Design complex_mean_square, start of the top module:
module complex_mean_square (
    input wire i_clk,
    input wire i_arst,
    input wire i_en,
    input wire [2:0] i_log2_samples,
    input wire        i_valid,
    input wire [31:0] i_y,
    input wire [31:0] i_y_hat,
    output reg        o_valid,
    output reg [63:0] o_data
);
    wire [31:0] y_diff_w;
    wire [63:0] sq_diff_complex_w;
    wire        sq_diff_valid_w;
    wire [63:0] sum_res_w;
    wire [8:0]  num_samples_w = 1 << i_log2_samples;
    reg [8:0]  sample_rx_cnt_r;
    reg [8:0]  sample_proc_cnt_r;
    reg [1:0]  state_r, next_state_r;
    localparam S_IDLE      = 2'b00;
    localparam S_INIT      = 2'b01;
    localparam S_COMPUTING = 2'b10;
    localparam S_FINALIZE  = 2'b11;
    complex_adder_subtractor #(.WIDTH(32)) y_difference_module (
        .a(i_y),
        .b(i_y_hat),
        .addNotSub(1'b0),
        .result(y_diff_w)
    );
    complex_multiplier cpow_calculator (
        .a(y_diff_w),
        .b(y_diff_w),
        .result(sq_diff_complex_w)
    );
    assign sq_diff_valid_w = i_valid;
    complex_adder_subtractor #(.WIDTH(64)) square_sum (
        .a(o_data),  
  ...
==> flow/config.mk <==
export PLATFORM = sky130hd
export DESIGN_NAME = complex_mean_square
export DESIGN_NICKNAME = complex_mean_square
export VERILOG_FILES = /design/flow/design.v
export SDC_FILE = /design/flow/constraint.sdc
export NUM_CORES = 4
export LEC_CHECK = 0
export CAP_MARGIN = 30
export CORE_MARGIN = 2
export CORE_UTILIZATION = 72
export CTS_CLUSTER_SIZE = 49
export HOLD_SLACK_MARGIN = 0.28
export SETUP_SLACK_MARGIN = -0.77
export SLEW_MARGIN = 20
==> flow/constraint.sdc <==
create_clock -name core_clock -period 9.9 [get_ports {i_clk}]
set_input_delay 1.9800 -clock core_clock [delete_from_list [all_inputs] [get_ports {i_clk}]]
set_output_delay 1.9800 -clock core_clock [all_outputs]
set_load 0.01 [all_outputs]
run.sh (not shown) runs the stock make flow with config.mk's settings and CLKGATE_MAP_FILE=.
The baseline completed, yet does not pass: setup timing.
Edit:
PLACE_DENSITY_LB_ADDON = 0.01   (was default)
SETUP_SLACK_MARGIN = 2.42   (was -0.77)
Outcome: The changed run ended with an error in global routing (5_1_grt), error GRT-0232. Area after synthesis stays the same. Die size does not change. Synthesized cell count does not change.
Edit:
CAP_MARGIN = 20   (was 30)
CTS_CLUSTER_SIZE = default   (was 49)
HOLD_SLACK_MARGIN = default   (was 0.28)
MAX_ROUTING_LAYER = met4   (was default)
PLACE_DENSITY_LB_ADDON = default   (was 0.01)
SETUP_SLACK_MARGIN = default   (was 2.42)
clock period = 10.3 ns   (was 9.9 ns; I/O delays follow)
Now the flow finished but failed the layout checks on setup timing.
Die area is unchanged.
Synthesized area stays the same.
Synthesized cell count does not change.
Edit:
CORE_UTILIZATION = 70   (was 72)
clock period = 11.1 ns   (was 10.3 ns; I/O delays follow)
The changed run finished but failed the layout checks on setup timing.
Routed wire length is lower by 17%.
Cell count falls by 1.9%.
Critical path depth grows by 7.
Worst setup slack improved by 0.93 ns.
Register-to-register slack improves by 0.97 ns.
Clock-buffer cell count does not change.
Global-route usage came out lower by 5.5 points.
First-iteration DRC count went down by 31%.
Via count goes down by 9.7%.


Starting RTL as in the previous note.
clock: 7.64 ns
lec_check: 0
abc_area: 1
cap_margin: 20
cell_pad_in_sites_detail_placement: 0
core_margin: 9
core_utilization: 57
cts_cluster_diameter: 94
cts_cluster_size: 97
gpl_timing_driven: 0
place_density_lb_addon: 0.02
setup_slack_margin: -0.09
slew_margin: 40
tns_end_percent: 20
The baseline completed and failed the layout checks on setup timing.
Then changed:
Settings changed: CORE_MARGIN 9 to 2, CORE_UTILIZATION 57 to 72, CTS_CLUSTER_DIAMETER 94 to unset, CTS_CLUSTER_SIZE 97 to 89, GPL_TIMING_DRIVEN 0 to 1, PLACE_DENSITY set to 0.42, PLACE_DENSITY_LB_ADDON 0.02 to unset, SETUP_SLACK_MARGIN -0.09 to 1.57.
Clock period 7.64 ns to 5.18 ns, I/O delays scaled along.
This time the run ended with an error in 5_1_grt.
Synthesized cell count stays the same.
Die area decreases by 28%.
Area after synthesis does not change.
Then changed:
Settings changed: ABC_AREA 1 to unset, CTS_CLUSTER_SIZE 89 to unset, HOLD_SLACK_MARGIN set to -0.1, MAX_ROUTING_LAYER set to met4, PLACE_DENSITY 0.42 to unset, PLACE_DENSITY_LB_ADDON set to 0.02, SETUP_SLACK_MARGIN 1.57 to -0.58.
Clock period 5.18 ns to 9.67 ns, I/O delays scaled along.
Result:
- The new run reached the layout checks and failed them: setup timing
- synthesized cell count came out lower by about a fifth
- die size came out lower by a few percent
- area after synthesis came out lower by a few percent


complex_mean_square again, from the RTL that the note above started with.
==> flow/design.v (excerpt) <==
module complex_mean_square (
    input wire i_clk,
    input wire i_arst,
    input wire i_en,
    input wire [2:0] i_log2_samples,
    input wire        i_valid,
    input wire [31:0] i_y,
    input wire [31:0] i_y_hat,
    output reg        o_valid,
    output reg [63:0] o_data
);
    wire [31:0] y_diff_w;
    wire [63:0] sq_diff_complex_w;
    wire        sq_diff_valid_w;
    wire [63:0] sum_res_w;
    wire [8:0]  num_samples_w = 1 << i_log2_samples;
    reg [8:0]  sample_rx_cnt_r;
    reg [8:0]  sample_proc_cnt_r;
    reg [1:0]  state_r, next_state_r;
    localparam S_IDLE      = 2'b00;
    localparam S_INIT      = 2'b01;
    localparam S_COMPUTING = 2'b10;
    localparam S_FINALIZE  = 2'b11;
    complex_adder_subtractor #(.WIDTH(32)) y_difference_module (
        .a(i_y),
        .b(i_y_hat),
        .addNotSub(1'b0),
        .result(y_diff_w)
    );
    complex_multiplier cpow_calculator (
        .a(y_diff_w),
        .b(y_diff_w),
        .result(sq_diff_complex_w)
    );
    assign sq_diff_valid_w = i_valid;
    complex_adder_subtractor #(.WIDTH(64)) square_sum (
        .a(o_data),  
        .b(sq_diff_complex_w),
        .addNotSub(1'b1),
        .result(sum_res_w)
    );
    always @(posedge i_clk or posedge i_arst) begin
        if (i_arst)
            state_r <= S_IDLE;
        else
            state_r <= next_state_r;
    end
    always @(*) begin
        next_state_r = state_r;
        case (state_r)
            S_IDLE:      if (i_en) next_state_r = S_INIT;
            S_INIT:      next_state_r = S_COMPUTING;
            S_COMPUTING: if (sample_rx_cnt_r == num_samples_w && sample_proc_cnt_r == num_samples_w)
                             next_state_r = S_FINALIZE;
            S_FINALIZE:  next_state_r = S_IDLE;
            default:     next_state_r = S_IDLE;
        endcase
    end
    always @(posedge i_clk or posedge i_arst) begin
        if (i_arst) begin
            o_valid           <= 1'b0;
            o_data            <= 64'b0;
            sample_rx_cnt_r   <= 9'b0;
            sample_proc_cnt_r <= 9'b0;
        end else begin
            o_valid <= 1'b0;  
            case (state_r)
  ...
clock: 10.3 ns
lec_check: 0
cap_margin: 20
core_margin: 2
core_utilization: 72
hold_slack_margin: -0.09
max_routing_layer: met4
slew_margin: 20
The baseline finished but fails on negative setup slack.
Change:
CORE_UTILIZATION = 10   (was 72)
HOLD_SLACK_MARGIN = unset   (was -0.09)
MAX_ROUTING_LAYER = unset   (was met4)
clock period = 14.3 ns   (was 10.3 ns; I/O delays follow)
Effect:
- The new run completed without violations
- worst hold slack stays flat
- global-route usage decreases by 42 points
- utilization went down by 79 points
- count of clock-buffer cells in the layout stays the same
- via count shrinks by about a fifth
- non-clock buffer count falls by 532
- final area went down slightly
- sequential share of layout area barely changes
- wire length went down by a few percent
Change:
CORE_UTILIZATION = 57   (was 10)
clock period = 5.26 ns   (was 14.3 ns; I/O delays follow)
After rerunning: With this change the flow completed and failed the layout checks on negative setup slack. Setup slack loses 5.4 ns. Via count increases by about 11%. Routed wire length shrinks by 13%.
Change:
CORE_UTILIZATION = 64   (was 57)
CTS_CLUSTER_SIZE = 98   (was unset)
TNS_END_PERCENT = 10   (was unset)
Outcome: The changed run finished but failed the layout checks on negative setup slack. Register-to-register slack degrades by 0.07 ns. Routed wire length goes down by 1.9%. Die size falls by 11%. Final cell count falls by 2.8%. First-iteration DRC count rises by 15%. Setup slack got worse by 0.17 ns.
Change:
CORE_UTILIZATION = 40   (was 64)
CTS_CLUSTER_SIZE = unset   (was 98)
TNS_END_PERCENT = unset   (was 10)
clock period = 13.5 ns   (was 5.26 ns; I/O delays follow)
The changed run produced a clean layout.
Die area rises by about 60%.
Cell count falls by about 3.7%.
Global-route usage falls by 15 points.
Wire length falls by 1.6%.
Synthesized area stays the same.
Change:
CELL_PAD_IN_SITES_DETAIL_PLACEMENT = 2   (was unset)
CORE_MARGIN = 9   (was 2)
GPL_ROUTABILITY_DRIVEN = 0   (was unset)
MIN_ROUTING_LAYER = met2   (was unset)
PLACE_DENSITY_LB_ADDON = 0.09   (was unset)
SETUP_SLACK_MARGIN = 1.52   (was unset)
SLEW_MARGIN = 15   (was 20)
TNS_END_PERCENT = 25   (was unset)
=>
- The changed run completed without violations
- cell area grows by 4.7%
- wire length climbs by 42%
- sequential share of layout area went down by 0.24 points
